## wip/umber
// ARM
module ARM(
	input clk, rst,
	output [32 - 1:0] imem_addr,
	input [32 - 1:0] imem_data,
	output [32 - 1:0] dmem_addr,
	output [32 - 1:0] dmem_wdata,
	output dmem_read,
	output dmem_write,
	input [32 - 1:0] dmem_rdata,
	input dmem_ready
);
	wire frwrd_mode = 1'b1;  
	wire freeze, branch_taken, flush;
	wire[32 - 1:0] 	PC_IF, PC_IF_Reg,
								PC_ID, PC_ID_Reg,
								PC_EXE, PC_EXE_Reg,
								PC_MEM, PC_MEM_Reg,
								PC_WB;
	wire [3:0] actual_status_register_out; 
	wire[32 - 1:0] 	Instruction_IF, Instruction_IF_Reg;
	wire hazard;
	assign freeze = hazard;
	wire branch_taken_ID_Reg;
	assign flush = branch_taken_ID_Reg;
	wire branch_taken_EXE;
	assign branch_taken_EXE = branch_taken_ID_Reg;
	wire [32 - 1 : 0] branch_address_EXE;
	wire freeze_MEM;  
	IF_Stage IF_Stage(
		.clk(clk), 
		.rst(rst),
		.freeze(freeze | freeze_MEM), 
		.branch_taken(branch_taken_EXE),
		.branch_addr(branch_address_EXE),
		.PC(PC_IF),
		.instruction(Instruction_IF),
		.imem_addr(imem_addr),
		.imem_data(imem_data)
	);
	IF_Stage_Reg IF_Stage_Reg(
		.clk(clk), 
		.rst(rst),
		.freeze(freeze | freeze_MEM), 
		.flush(flush),
		.PC_in(PC_IF), 
		.instruction_in(Instruction_IF),
        .PC(PC_IF_Reg), 
		.instruction(Instruction_IF_Reg)
	);
	wire mem_read_ID, mem_read_ID_Reg;
	wire mem_write_ID, mem_write_ID_Reg;
	wire wb_enable_ID, wb_enable_ID_Reg;
	wire [4 - 1:0] execute_command_ID, execute_command_ID_Reg;
	wire branch_taken_ID; 
	wire status_write_enable_ID, status_write_enable_ID_Reg;
	wire [32 - 1:0] reg_file_1_ID, reg_file_1_ID_Reg;
	wire [32 - 1:0] reg_file_2_ID, reg_file_2_ID_Reg;
	wire immediate_ID, immediate_ID_Reg;
	wire [23:0] signed_immediate_ID, signed_immediate_ID_Reg;
	wire [12 - 1:0] shift_operand_ID, shift_operand_ID_Reg;
	wire [4 - 1:0] dest_reg_ID, dest_reg_ID_Reg;
	wire [3:0] status_register_ID_Reg, status_register_ID;
	wire two_src_ID;
	wire [4 - 1 : 0] src1_ID, src2_ID;
	wire [4 - 1 : 0] dest_reg_EXE_Reg;
	wire wb_enable_MEM_Reg;
	wire [32 - 1 : 0] wb_value_WB;
	wire [4 - 1 : 0] dest_reg_MEM_Reg;
	ID_Stage ID_Stage(
		.clk(clk), 
		.rst(rst), 
		.PC_in(PC_IF_Reg), 
		.hazard(hazard),
		.instruction_in(Instruction_IF_Reg), 
		.PC(PC_ID), 
		.status_register_in(actual_status_register_out),
  ...
Size: roughly 7100 cells after synthesis, about 900 flip-flops, about 170 I/O pins, roughly 59000 sq um of cells after synthesis.
==> flow/config.mk <==
export PLATFORM = sky130hd
export DESIGN_NAME = ARM
export DESIGN_NICKNAME = ARM
export VERILOG_FILES = /design/flow/design.v
export SDC_FILE = /design/flow/constraint.sdc
export NUM_CORES = 4
export LEC_CHECK = 0
export CAP_MARGIN = 10
export CELL_PAD_IN_SITES_DETAIL_PLACEMENT = 2
export CELL_PAD_IN_SITES_GLOBAL_PLACEMENT = 2
export CORE_MARGIN = 2
export CORE_UTILIZATION = 40
export CTS_CLUSTER_DIAMETER = 286
export GPL_ROUTABILITY_DRIVEN = 0
export HOLD_SLACK_MARGIN = 0.08
export MAX_ROUTING_LAYER = met4
export MIN_ROUTING_LAYER = met2
export PLACE_DENSITY = 0.42
export SETUP_SLACK_MARGIN = -0.71
export SLEW_MARGIN = 35
export TNS_END_PERCENT = 10
==> flow/constraint.sdc <==
create_clock -name core_clock -period 13.3 [get_ports {clk}]
set_input_delay 2.6600 -clock core_clock [delete_from_list [all_inputs] [get_ports {clk}]]
set_output_delay 2.6600 -clock core_clock [all_outputs]
set_load 0.01 [all_outputs]
run.sh (not shown) runs the stock make flow with config.mk's settings and CLKGATE_MAP_FILE=.
wip/umber | ERROR | global routing (5_1_grt)
The inputs of wip/violet differ from those of wip/umber as listed below.
Settings: removing SETUP_SLACK_MARGIN (formerly -0.71); removing MAX_ROUTING_LAYER (formerly met4); removing GPL_ROUTABILITY_DRIVEN (formerly 0); removing CELL_PAD_IN_SITES_GLOBAL_PLACEMENT (formerly 2); changing SLEW_MARGIN from 35 to 20; removing PLACE_DENSITY (formerly 0.42); changing CAP_MARGIN from 10 to 20; removing TNS_END_PERCENT (formerly 10); removing CTS_CLUSTER_DIAMETER (formerly 286); removing HOLD_SLACK_MARGIN (formerly 0.08); removing MIN_ROUTING_LAYER (formerly met2); removing CELL_PAD_IN_SITES_DETAIL_PLACEMENT (formerly 2); changing the clock period (ns, I/O delays scaled along) from 13.3 to 24.5.
Both conditions hold for wip/violet: the flow ran to the end and the final layout passed the timing, DRC and antenna checks.
Re area fraction in and, or, nand and nor cells: no difference whatsoever between wip/violet and wip/umber.
Comparing wip/umber against wip/violet, there is no change at all in count of unique library cells instantiated by Yosys.
Comparing wip/umber against wip/violet, there is no change at all in post-synthesis compound-gate area fraction.
Modified inputs, wip/fjord compared to wip/violet
Settings: putting TNS_END_PERCENT at 5 where nothing was set; putting ABC_AREA at 1 where nothing was set; swapping 40 for 57 in CORE_UTILIZATION; putting SETUP_SLACK_MARGIN at 2.91 where nothing was set; swapping 24.5 for 11.4 in the clock period (ns, I/O delays scaled along).
[summary]
Status(wip/fjord) = ERROR, stage = global routing (5_1_grt)
wip/violet → wip/fjord: post-synthesis area per instance now smaller; synthesized cell count now larger; cell row count now smaller; horizontal die size now smaller.
Sort wip/fjord and wip/violet by floorplan die area, descending, and wip/violet comes first.
Relative to wip/violet, yosys stat chip area increased by about 1.4% in wip/fjord.
Number of cell instances after yosys synthesis ended up 1445 higher on wip/fjord than on wip/violet.

---

Starting RTL as in the previous note.
Settings: LEC_CHECK=0, CAP_MARGIN=10, CELL_PAD_IN_SITES_DETAIL_PLACEMENT=2, CELL_PAD_IN_SITES_GLOBAL_PLACEMENT=2, CORE_MARGIN=2, CORE_UTILIZATION=40, CTS_CLUSTER_DIAMETER=286, HOLD_SLACK_MARGIN=0.08, MAX_ROUTING_LAYER=met4, MIN_ROUTING_LAYER=met2, PLACE_DENSITY=0.42, SLEW_MARGIN=35; clock period 13.3 ns.
The starting point stopped in detailed placement.
==> next run, changes <==
MAX_ROUTING_LAYER = unset   (was met4)
MIN_ROUTING_LAYER = unset   (was met2)
SLEW_MARGIN = 20   (was 35)
The changed run did not get past clock tree synthesis.
Synthesized cell count is unchanged.
Die size is unchanged.
Synthesized area is unchanged.
==> next run, changes <==
CAP_MARGIN = 20   (was 10)
CELL_PAD_IN_SITES_DETAIL_PLACEMENT = unset   (was 2)
CELL_PAD_IN_SITES_GLOBAL_PLACEMENT = unset   (was 2)
CORE_UTILIZATION = 57   (was 40)
CTS_CLUSTER_DIAMETER = unset   (was 286)
HOLD_SLACK_MARGIN = unset   (was 0.08)
PLACE_DENSITY = unset   (was 0.42)
TNS_END_PERCENT = 5   (was unset)
clock period = 17.1 ns   (was 13.3 ns; I/O delays follow)
After rerunning: The new run completed, yet does not pass: setup timing; die size goes down by 30%; synthesized cell count stays the same; area after synthesis does not change.
==> next run, changes <==
ABC_AREA = 1   (was unset)
CORE_ASPECT_RATIO = 0.53   (was unset)
HOLD_SLACK_MARGIN = 0.28   (was unset)
SETUP_SLACK_MARGIN = 2.82   (was unset)
clock period = 11.0 ns   (was 17.1 ns; I/O delays follow)
Now the flow stopped in global routing, error GRT-0232.
Die size goes up by about 1.5%.
Synthesized cell count is higher by 20%.
Area after synthesis rose by 1.4%.
==> next run, changes <==
CORE_ASPECT_RATIO = unset   (was 0.53)
CORE_UTILIZATION = 72   (was 57)
CTS_CLUSTER_DIAMETER = 348   (was unset)
CTS_CLUSTER_SIZE = 98   (was unset)
HOLD_SLACK_MARGIN = unset   (was 0.28)
PLACE_DENSITY = 0.36   (was unset)
SETUP_SLACK_MARGIN = unset   (was 2.82)
TNS_END_PERCENT = 10   (was 5)
clock period = 10.7 ns   (was 11.0 ns; I/O delays follow)
The changed run stopped in global routing.
Die size went down by about a fifth.
Synthesized area does not change.
Synthesized cell count is unchanged.
